the baseline:
==> flow/design.v (excerpt) <==
module ted
(
	input         clk,				 
	input         reset,
	input  [15:0] addr_in,
	output [15:0] addr_out,
	input   [7:0] data_in,
	output  [7:0] data_out,
	input         rw,
	output        cpuclk,			 
	output  [6:0] color,				 
	output        csync,
	output reg    hsync,
	output reg    vsync,
	output reg    hblank,
	output reg    vblank_out,
	input         wide,
	output        ce_pix,
	output        irq,
	output        ba,
	output reg    cs_io,
	output reg    cs_ram,
	output reg    cs0,
	output reg    cs1,
	output reg    aec,
	output  [4:0] snd,
	output        pal,
	input   [7:0] k,
	input   [1:0] tvmode,
	output        cpuenable			 
);
Size in the first run: about 6600 cells after synthesis, about 1200 flip-flops, about 90 I/O pins, about 51000 sq um of cells after synthesis.
Settings: LEC_CHECK=0, ABC_AREA=0, CAP_MARGIN=20, CELL_PAD_IN_SITES_GLOBAL_PLACEMENT=0, CORE_MARGIN=2, CORE_UTILIZATION=40, CTS_CLUSTER_DIAMETER=332, GPL_ROUTABILITY_DRIVEN=0, GPL_TIMING_DRIVEN=0, HOLD_SLACK_MARGIN=-0.05, MAX_ROUTING_LAYER=met4, MIN_ROUTING_LAYER=met2, SETUP_SLACK_MARGIN=1.83, SLEW_MARGIN=35; clock period 10.0 ns.
run.sh (not shown) runs the stock make flow with config.mk's settings and CLKGATE_MAP_FILE=.
The baseline did not finish: a tool error stopped it during global routing.
Inputs modified between the baseline and the candidate:
- MIN_ROUTING_LAYER no longer set, was met2
- CORE_MARGIN now 3, was 2
- HOLD_SLACK_MARGIN now 0.22, was -0.05
- CORE_ASPECT_RATIO now 1.5, previously not set
- GPL_TIMING_DRIVEN no longer set, was 0
- CTS_CLUSTER_DIAMETER no longer set, was 332
- CELL_PAD_IN_SITES_GLOBAL_PLACEMENT no longer set, was 0
- CAP_MARGIN now 15, was 20
- TNS_END_PERCENT now 25, previously not set
- CORE_UTILIZATION now 39, was 40
- SETUP_SLACK_MARGIN no longer set, was 1.83
- CTS_CLUSTER_SIZE now 14, previously not set
==> comparison <==
- Comparing the candidate against the baseline, there is no change at all in area share of xor/xnor cells in the synthesized design.
- The candidate vs. the baseline: H-tree depth decreased by 1 relative to the old numbers; synthesized instance count did not really move; mux cell area share after synthesis roughly the same.
- From the candidate to the baseline, number of buffers inserted by post-CTS setup repair did not move at all.
- The candidate finished end to end and its layout was clean on timing, DRC and antenna.
- Relative to the baseline, half-perimeter wire length after placement decreased by about 23% in the candidate.
- Die span in y: higher on the candidate
- Re quantity of gates resized following cts: no difference whatsoever between the candidate and the baseline.
- The higher cell count after placement of the baseline and the candidate is in the baseline.
- The run showing the greater die span in x is the baseline.
- Compared with the baseline, the candidate shows die area higher by 4900 sq um.

========
ted again, from the RTL that the note above started with.
==> flow/design.v (excerpt) <==
module ted
(
	input         clk,				 
	input         reset,
	input  [15:0] addr_in,
	output [15:0] addr_out,
	input   [7:0] data_in,
	output  [7:0] data_out,
	input         rw,
	output        cpuclk,			 
	output  [6:0] color,				 
	output        csync,
	output reg    hsync,
	output reg    vsync,
	output reg    hblank,
	output reg    vblank_out,
	input         wide,
	output        ce_pix,
	output        irq,
	output        ba,
	output reg    cs_io,
	output reg    cs_ram,
	output reg    cs0,
	output reg    cs1,
	output reg    aec,
	output  [4:0] snd,
	output        pal,
	input   [7:0] k,
	input   [1:0] tvmode,
	output        cpuenable			 
);
make LEC_CHECK=0 ABC_AREA=1 CAP_MARGIN=25 CELL_PAD_IN_SITES_DETAIL_PLACEMENT=2 CORE_ASPECT_RATIO=0.63 CORE_MARGIN=8 CORE_UTILIZATION=42 CTS_CLUSTER_DIAMETER=110 CTS_CLUSTER_SIZE=87 GPL_TIMING_DRIVEN=1 HOLD_SLACK_MARGIN=0.13 MAX_ROUTING_LAYER=met5 MIN_ROUTING_LAYER=met2 PLACE_DENSITY=0.75 SETUP_SLACK_MARGIN=0.72 SLEW_MARGIN=20 TNS_END_PERCENT=20 finish   # period 6.91 ns
The baseline died in detailed placement, error DPL-0033.
Next try:
Settings changed: ABC_AREA 1 to default, CAP_MARGIN 25 to 20, CELL_PAD_IN_SITES_DETAIL_PLACEMENT 2 to default, CORE_ASPECT_RATIO 0.63 to default, CORE_MARGIN 8 to 2, CORE_UTILIZATION 42 to 70, CTS_CLUSTER_DIAMETER 110 to default, CTS_CLUSTER_SIZE 87 to default, GPL_TIMING_DRIVEN 1 to default, HOLD_SLACK_MARGIN 0.13 to default, MAX_ROUTING_LAYER met5 to default, MIN_ROUTING_LAYER met2 to default, PLACE_DENSITY 0.75 to default, SETUP_SLACK_MARGIN 0.72 to 0.52, TNS_END_PERCENT 20 to default.
Clock period 6.91 ns to 3.68 ns, I/O delays scaled along.
What happened:
- With this change the flow passed the timing, DRC and antenna checks
- area after synthesis stays flat
- die area drops by 43%
- synthesized cell count went down by 8.0%
Next try:
Settings changed: CORE_UTILIZATION 70 to 14, SETUP_SLACK_MARGIN 0.52 to default.
Clock period 3.68 ns to 15.0 ns, I/O delays scaled along.
Global-route usage is lower by 37 points.
Sequential power is lower by 75%.
Die area is higher to 4.9 times its value.
Synthesized cell count is unchanged.
Setup slack gets better by 7.5 ns.
Cell area is higher by 5.7%.
Power is lower by 76%.
Next try:
Settings changed: CORE_UTILIZATION 14 to 70, CTS_CLUSTER_SIZE from default to 43, SETUP_SLACK_MARGIN from default to 0.87.
Clock period 15.0 ns to 3.49 ns, I/O delays scaled along.
What happened: Core utilization goes up by 64 points. Worst setup slack degrades by 7.5 ns. Clock-buffer cell count fell by 2. Global-route usage rises by 35 points. Clock power climbs to 4.2 times its value. Critical path depth came out higher by 5. Synthesized cell count is unchanged. Routed wire length went up by 3.4%.
Power and IR drop assume default switching activity.
